== red ==
Design alu, start of the top module:
module alu #(
    parameter INT_W  = 4,
    parameter FRAC_W = 6,
    parameter INST_W = 4,
    parameter DATA_W = INT_W + FRAC_W
)(
    input                     i_clk,
    input                     i_rst_n,
    input                     i_valid,
    input signed [DATA_W-1:0] i_data_a,
    input signed [DATA_W-1:0] i_data_b,
    input        [INST_W-1:0] i_inst,
    output                    o_valid,
    output       [DATA_W-1:0] o_data
);
Size in the first run: about 1,200 cells after synthesis, about 11 flip-flops, about 38 I/O pins, roughly 8900 um^2 of cells after synthesis.
Settings: LEC_CHECK=0, CAP_MARGIN=0, CORE_ASPECT_RATIO=1.37, CORE_MARGIN=2, CORE_UTILIZATION=63, CTS_CLUSTER_DIAMETER=150, CTS_CLUSTER_SIZE=99, GPL_ROUTABILITY_DRIVEN=0, HOLD_SLACK_MARGIN=0.28, SETUP_SLACK_MARGIN=-1.08, SLEW_MARGIN=20, TNS_END_PERCENT=15; clock period 11.0 ns.
run.sh (not shown) runs the stock make flow with config.mk's settings and CLKGATE_MAP_FILE=.
red | stages: all done | timing, DRC, antenna: all pass
The inputs of blue differ from those of red as listed below.
- TNS_END_PERCENT: 15 -> unset
- PLACE_DENSITY_LB_ADDON: unset -> 0.28
- GPL_ROUTABILITY_DRIVEN: 0 -> 1
- CTS_CLUSTER_DIAMETER: 150 -> unset
- CAP_MARGIN: 0 -> 20
- ABC_AREA: unset -> 1
- CORE_ASPECT_RATIO: 1.37 -> unset
- CELL_PAD_IN_SITES_DETAIL_PLACEMENT: unset -> 1
- CORE_UTILIZATION: 63 -> 42
- HOLD_SLACK_MARGIN: 0.28 -> -0.05
- SETUP_SLACK_MARGIN: -1.08 -> 1.11
- CTS_CLUSTER_SIZE: 99 -> 66
- GPL_TIMING_DRIVEN: unset -> 1
- MIN_ROUTING_LAYER: unset -> met2
Findings:
- Cmp red and blue / global routing usage summed across all routing layers / higher: blue
- Critical path arrival: red and blue compared, higher one is red
- Re sequential cell count: no difference whatsoever between blue and red.
- Measured against each other, red and blue differ in synthesized net count, the lower figure coming from red.
- Diff red -> blue | wire length | up by more than a quarter
- End point of the critical path: o_data_r[5] -> blue, o_data_r[8] -> red
[inputs] green vs blue
- CORE_UTILIZATION now 66, was 42
- MIN_ROUTING_LAYER no longer set, was met2
- GPL_TIMING_DRIVEN no longer set, was 1
- PLACE_DENSITY_LB_ADDON no longer set, was 0.28
- SETUP_SLACK_MARGIN no longer set, was 1.11
- CELL_PAD_IN_SITES_DETAIL_PLACEMENT no longer set, was 1
- CTS_CLUSTER_SIZE no longer set, was 66
- ABC_AREA no longer set, was 1
- HOLD_SLACK_MARGIN no longer set, was -0.05
- GPL_ROUTABILITY_DRIVEN no longer set, was 1
- the clock period (ns, I/O delays scaled along) now 9.77, was 11.0
[summary]
- As far as number of flip-flops and latches goes, green and blue are indistinguishable; the numbers are identical.
- green against blue; synthesized cell count is down by more than a quarter.
- Going from blue to green, multiplexer fraction of the synthesized cell area grew by 1.9 points, post-DP HPWL shrank by about 12%.
- green ended up with i_data_a[6] as its critical path launch point; blue ended up with i_data_b[9].
- Against blue, count of placed standard cells including taps in green fell by more than 10%.
- Taking blue as the reference point, the detailed-route wire length of green falls by 18%.
- Changes observed in green relative to blue: post-route standard cell area excluding fillers now smaller, wire length on met1 went up by 12,000 um, full die area shrank by about 40%.
[inputs] orange vs green
- changing CORE_UTILIZATION from 66 to 27
- changing the clock period (ns, I/O delays scaled along) from 9.77 to 10.5
## What came out
orange ended with less global-route usage than green. Relative to green, last weighted congestion value of the routability-driven placer decreased by 4.9% in orange. Per the comparison of orange with green, average via count per standard cell lost about 19%, final area neither gained nor lost much.
Input changes introduced in purple (baseline for comparison: orange):
- an added CTS_CLUSTER_DIAMETER of 160
- a change of CORE_UTILIZATION from 27 to 72
- an added CTS_CLUSTER_SIZE of 99
- a change of the clock period (ns, I/O delays scaled along) from 10.5 to 9.77
## What came out
Taking orange as the reference, in purple post-synth tally of flip-flops with integrated enable barely changed; vertical extent of the die dropped about 40%. On final number of hold-violating endpoints, orange and purple are basically level. Compared with orange, purple shows a count of buffers added by post-CTS timing repair for setup that is 1 higher. The setup slack number comes out higher for orange vs purple. Between orange and purple, the first-pass iteration count of the detailed router is lower for orange. In the metrics for orange and purple, the one carrying the higher final cell utilization of the core is purple. Global-route usage (lower): orange. On combined area of all synthesized cells, orange and purple are neck and neck. As far as count of multi-input gates goes, orange and purple are indistinguishable; the numbers are identical.

* * *

run A:
The RTL this note starts from:
==> flow/design.v <==
module alu #(
    parameter INT_W  = 4,
    parameter FRAC_W = 6,
    parameter INST_W = 4,
    parameter DATA_W = INT_W + FRAC_W
)(
    input                     i_clk,
    input                     i_rst_n,
    input                     i_valid,
    input signed [DATA_W-1:0] i_data_a,
    input signed [DATA_W-1:0] i_data_b,
    input        [INST_W-1:0] i_inst,
    output                    o_valid,
    output       [DATA_W-1:0] o_data
);  
reg [DATA_W-1:0] o_data_w, o_data_r;
reg              o_valid_w, o_valid_r;
assign o_valid = o_valid_r;
assign o_data = o_data_r;
reg [9:0] o_data_t;  
wire signed [10:0] sum_temp;
assign sum_temp = {i_data_a[9],i_data_a} + {i_data_b[9],i_data_b};
wire signed [10:0] sub_temp;
assign sub_temp = {i_data_a[9],i_data_a} - {i_data_b[9],i_data_b};
wire signed [19:0] mult_temp;
wire signed [20:0] mult_rnd;
wire signed [14:0] mult_r;
assign mult_temp = i_data_a * i_data_b;
assign mult_rnd = $signed({mult_temp[19],mult_temp}) + $signed(21'd32);  
assign mult_r = mult_rnd[20:6];
wire signed [20:0] i_data_f;
wire signed [20:0] o_data_f;
wire signed [14:0] mult_f;
assign i_data_f = {{5{o_data_r[9]}},o_data_r,6'b0};
assign o_data_f = i_data_f + $signed({mult_temp[19],mult_temp}) + $signed(21'd32);
assign mult_f = o_data_f[20:6];
wire signed [10:0] tanh_pos;
wire signed [10:0] tanh_neg;
assign tanh_pos = ({i_data_a[9],i_data_a} + $signed(11'd33)) >>> 1;
assign tanh_neg = ({i_data_a[9],i_data_a} - $signed(11'd31)) >>> 1;
always@(*)begin
    o_data_t = 10'd0;
    case(i_inst)
        4'd0:begin  
            if (sum_temp > $signed(11'd511)) o_data_t = 10'b0111_1111_11;
            else if (sum_temp < $signed(-11'sd512)) o_data_t = 10'b1000_0000_00;
            else o_data_t = sum_temp[9:0];
        end
        4'd1:begin  
            if (sub_temp > $signed(11'd511)) o_data_t = 10'b0111_1111_11;
            else if (sub_temp < $signed(-11'sd512)) o_data_t = 10'b1000_0000_00;
            else o_data_t = sub_temp[9:0];
        end
        4'd2:begin  
            if (mult_r > $signed(15'd511)) o_data_t = 10'b0111_1111_11;
            else if (mult_r < $signed(-15'sd512)) o_data_t = 10'b1000_0000_00;
            else o_data_t = mult_r[9:0];
        end
        4'd3:begin  
            if (mult_f > $signed(15'd511)) o_data_t = 10'b0111_1111_11;
            else if (mult_f < $signed(-15'sd512)) o_data_t = 10'b1000_0000_00;
            else o_data_t = mult_f[9:0];
        end
        4'd4:begin  
            if(!i_data_a[9])begin
                if(i_data_a >= 10'b0001_1000_00) o_data_t = 10'b0001_0000_00;
                else if(i_data_a >= 10'b0000_1000_00) o_data_t = tanh_pos[9:0];
                else o_data_t = i_data_a;
            end
            else begin
                if(i_data_a >= 10'b1111_100000) o_data_t = i_data_a;
                else if(i_data_a >= 10'b1110_1000_00) o_data_t = tanh_neg[9:0];
                else o_data_t = 10'b1111_0000_00;
            end
        end
        4'd5:begin  
            o_data_t = i_data_a | (~i_data_b);
        end
        4'd6:begin  
            casez(i_data_a)
            10'b1???_????_??: o_data_t = 10'd0;
            10'b01??_????_??: o_data_t = 10'd1;
            10'b001?_????_??: o_data_t = 10'd2;
            10'b0001_????_??: o_data_t = 10'd3;
            10'b0000_1???_??: o_data_t = 10'd4;
            10'b0000_01??_??: o_data_t = 10'd5;
            10'b0000_001?_??: o_data_t = 10'd6;
            10'b0000_0001_??: o_data_t = 10'd7;
            10'b0000_0000_1?: o_data_t = 10'd8;
            10'b0000_0000_01: o_data_t = 10'd9;
            10'd0: o_data_t = 10'd10;
            endcase
        end
        4'd7:begin  
            casez(i_data_a)
            10'd0: o_data_t = 10'd0;
            10'b????_????_?1: o_data_t = 10'd0;
            10'b????_????_10: o_data_t = 10'd1;
            10'b????_???1_00: o_data_t = 10'd2;
            10'b????_??10_00: o_data_t = 10'd3;
            10'b????_?100_00: o_data_t = 10'd4;
            10'b????_1000_00: o_data_t = 10'd5;
            10'b???1_0000_00: o_data_t = 10'd6;
            10'b??10_0000_00: o_data_t = 10'd7;
            10'b?100_0000_00: o_data_t = 10'd8;
            10'b1000_0000_00: o_data_t = 10'd9;
            endcase
        end
        4'd8:begin  
            o_data_t = i_data_a[9] + i_data_a[8] +i_data_a[7] +i_data_a[6] +i_data_a[5] +i_data_a[4] +i_data_a[3] +i_data_a[2] +i_data_a[1] +i_data_a[0];
        end
        4'd9:begin  
            if(i_data_b == 10'd0) o_data_t = i_data_a;
            else if(i_data_b == 10'd1) o_data_t = {i_data_a[8:0],i_data_a[9]};
            else if(i_data_b == 10'd2) o_data_t = {i_data_a[7:0],i_data_a[9:8]};
            else if(i_data_b == 10'd3) o_data_t = {i_data_a[6:0],i_data_a[9:7]};
            else if(i_data_b == 10'd4) o_data_t = {i_data_a[5:0],i_data_a[9:6]};
            else if(i_data_b == 10'd5) o_data_t = {i_data_a[4:0],i_data_a[9:5]};
            else if(i_data_b == 10'd6) o_data_t = {i_data_a[3:0],i_data_a[9:4]};
            else if(i_data_b == 10'd7) o_data_t = {i_data_a[2:0],i_data_a[9:3]};
            else if(i_data_b == 10'd8) o_data_t = {i_data_a[1:0],i_data_a[9:2]};
            else   o_data_t = {i_data_a[0],i_data_a[9:1]};
        end
    endcase
end
always@(*) begin
    o_data_w = o_data_t;
    o_valid_w = (i_valid == 1'b1)? 1'b1:1'b0;
end
always@(posedge i_clk or negedge i_rst_n) begin
    if (!i_rst_n) begin
        o_data_r <= 'b0;
        o_valid_r <= 'b0;
    end 
    else begin
        if (i_valid) o_data_r <= o_data_w;
        o_valid_r <= o_valid_w;
    end
end
endmodule
Settings: LEC_CHECK=0, CAP_MARGIN=20, CELL_PAD_IN_SITES_DETAIL_PLACEMENT=2, CELL_PAD_IN_SITES_GLOBAL_PLACEMENT=3, CORE_MARGIN=7, CORE_UTILIZATION=67, CTS_CLUSTER_DIAMETER=340, CTS_CLUSTER_SIZE=40, GPL_TIMING_DRIVEN=1, MAX_ROUTING_LAYER=met4, MIN_ROUTING_LAYER=met2, PLACE_DENSITY_LB_ADDON=0.0, SLEW_MARGIN=10, TNS_END_PERCENT=50; clock period 13.8 ns.
Run A: it failed with a tool error in 3_1_place_gp_skip_io, so there are no final results.
## Diff of input files: run B against run A
- clearing PLACE_DENSITY_LB_ADDON, which used to be 0.0
- clearing GPL_TIMING_DRIVEN, which used to be 1
- clearing CTS_CLUSTER_DIAMETER, which used to be 340
- clearing CELL_PAD_IN_SITES_DETAIL_PLACEMENT, which used to be 2
- clearing MAX_ROUTING_LAYER, which used to be met4
- clearing TNS_END_PERCENT, which used to be 50
- swapping 7 for 2 in CORE_MARGIN
- clearing MIN_ROUTING_LAYER, which used to be met2
- clearing CELL_PAD_IN_SITES_GLOBAL_PLACEMENT, which used to be 3
- swapping 10 for 20 in SLEW_MARGIN
- swapping 67 for 40 in CORE_UTILIZATION
- clearing CTS_CLUSTER_SIZE, which used to be 40
- swapping 13.8 for 10.5 in the clock period (ns, I/O delays scaled along)
Notes after the runs:
Run B was carried through to the last stage, and its layout satisfied the timing, design-rule and antenna checks. Reported for run A and run B, yosys cell count turned out identical to the last digit. Between run A and run B, the vertical extent of the die is higher for run B. Run B ends up with lower starting density of the core than run A does. Run B vs run A — overall die area rose 0.0068 mm^2. Compared run B against run A; post-synth net total within noise. The horizontal die dimension in run A is 0.844 times that in run B.
Changes in run C relative to run B:
- a change of CORE_UTILIZATION from 40 to 66
- an added SETUP_SLACK_MARGIN of -0.51
- a change of the clock period (ns, I/O delays scaled along) from 10.5 to 8.69
Findings:
Status | run B and run C | clean except run C. Final checks on run C, whose flow otherwise completed, came back failing, citing negative setup slack. Row placement-stage cell area: run C higher / run B lower. Compared with run B, in run C routed wire length moved up, worst setup slack after layout shows a reduction of 0.99 ns, total global-route track usage up 21 points, sequential share of cell area decreased 0.31 points, final-layout setup total negative slack has decreased. Area overhead of the layout relative to synthesis | run C above run B. Comparing total area of multi-input combinational cells for run B and run C, the bigger number came from run C. When run C is measured against run B, its number of clock buffers in the layout turns out 1 higher. Wire length per cell in run C vs run B: up about 14%.
### run C -> run D
- SETUP_SLACK_MARGIN removed (was -0.51)
- CORE_UTILIZATION changed from 66 to 40
- the clock period (ns, I/O delays scaled along) changed from 8.69 to 11.0
## What came out
Run C has a lower final setup TNS than run D.
Measured against run C, the first-iteration DRC count of run D comes out at 0.42 times the reference value.
Per the comparison of run D with run C, first-pass GRT wire length went down 7.9%, number of global-route vias before repair went down 16%, post-route fraction of the period consumed by the critical path went down 13 points.
Run D: full flow OK, the timing, design-rule and antenna checks passed
Floorplan check, run D vs run C: die outline larger in run D
Against run C as the reference, run D delivers a higher worst-case setup margin in the final layout.
Final routed wirelength across all metal layers shrinks by more than 10% when moving from run C to run D.
[inputs] run E vs run D
- a change of CORE_UTILIZATION from 40 to 64
- a change of the clock period (ns, I/O delays scaled along) from 11.0 to 16.9
--- outcome ---
Of the two values seen for library cell contributing the largest single delay on the critical path, sky130_fd_sc_hd__fa_1 was produced by run E and sky130_fd_sc_hd__clkdlybuf4s50_1 by run D.
Between run E and run D, it is run E whose period utilization is lower, by 24 points.
Routed wire in run E totals less than in run D.
Taking run D as the reference, in run E global-route usage went up 14 points, non-clock buffer count went down 29.

* * *

Starts from the design.v that is shown in full above.
clock: 10.2 ns
lec_check: 0
cap_margin: 20
core_aspect_ratio: 0.88
core_margin: 2
core_utilization: 72
cts_cluster_size: 36
gpl_timing_driven: 1
max_routing_layer: met5
place_density: 0.67
slew_margin: 20
tns_end_percent: 50
The first run ran to the end with no violations.
Next try:
Settings changed: CORE_ASPECT_RATIO 0.88 to unset, CORE_UTILIZATION 72 to 65, CTS_CLUSTER_SIZE 36 to unset, GPL_TIMING_DRIVEN 1 to unset, MAX_ROUTING_LAYER met5 to unset, PLACE_DENSITY 0.67 to unset, TNS_END_PERCENT 50 to 35.
Clock period 10.2 ns to 7.93 ns, I/O delays scaled along.
Result: The new run did not get past 5_1_grt; area after synthesis is unchanged; synthesized cell count stays the same; die area goes up by roughly a tenth.
Next try:
Settings changed: SETUP_SLACK_MARGIN set to -0.76, TNS_END_PERCENT 35 to unset.
Clock period 7.93 ns to 7.9 ns, I/O delays scaled along.
With this change the flow finished with negative setup slack left.
Die area stays the same.
Area after synthesis stays the same.
Synthesized cell count is unchanged.
Next try:
Settings changed: CORE_UTILIZATION 65 to 71, CTS_CLUSTER_SIZE set to 10, PLACE_DENSITY_LB_ADDON set to 0.24.
What happened:
- The changed run ended with an error in 5_1_grt
- synthesized cell count is unchanged
- synthesized area does not change
- die area is lower by 8.2%
Next try:
Settings changed: CORE_UTILIZATION 71 to 72, CTS_CLUSTER_SIZE 10 to unset, SETUP_SLACK_MARGIN -0.76 to -0.68, TNS_END_PERCENT set to 5.
Clock period 7.9 ns to 8.69 ns, I/O delays scaled along.
The changed run never finished: it broke off in 5_1_grt.
Synthesized cell count does not change.
Die size goes down by 1.3%.
Area after synthesis stays the same.
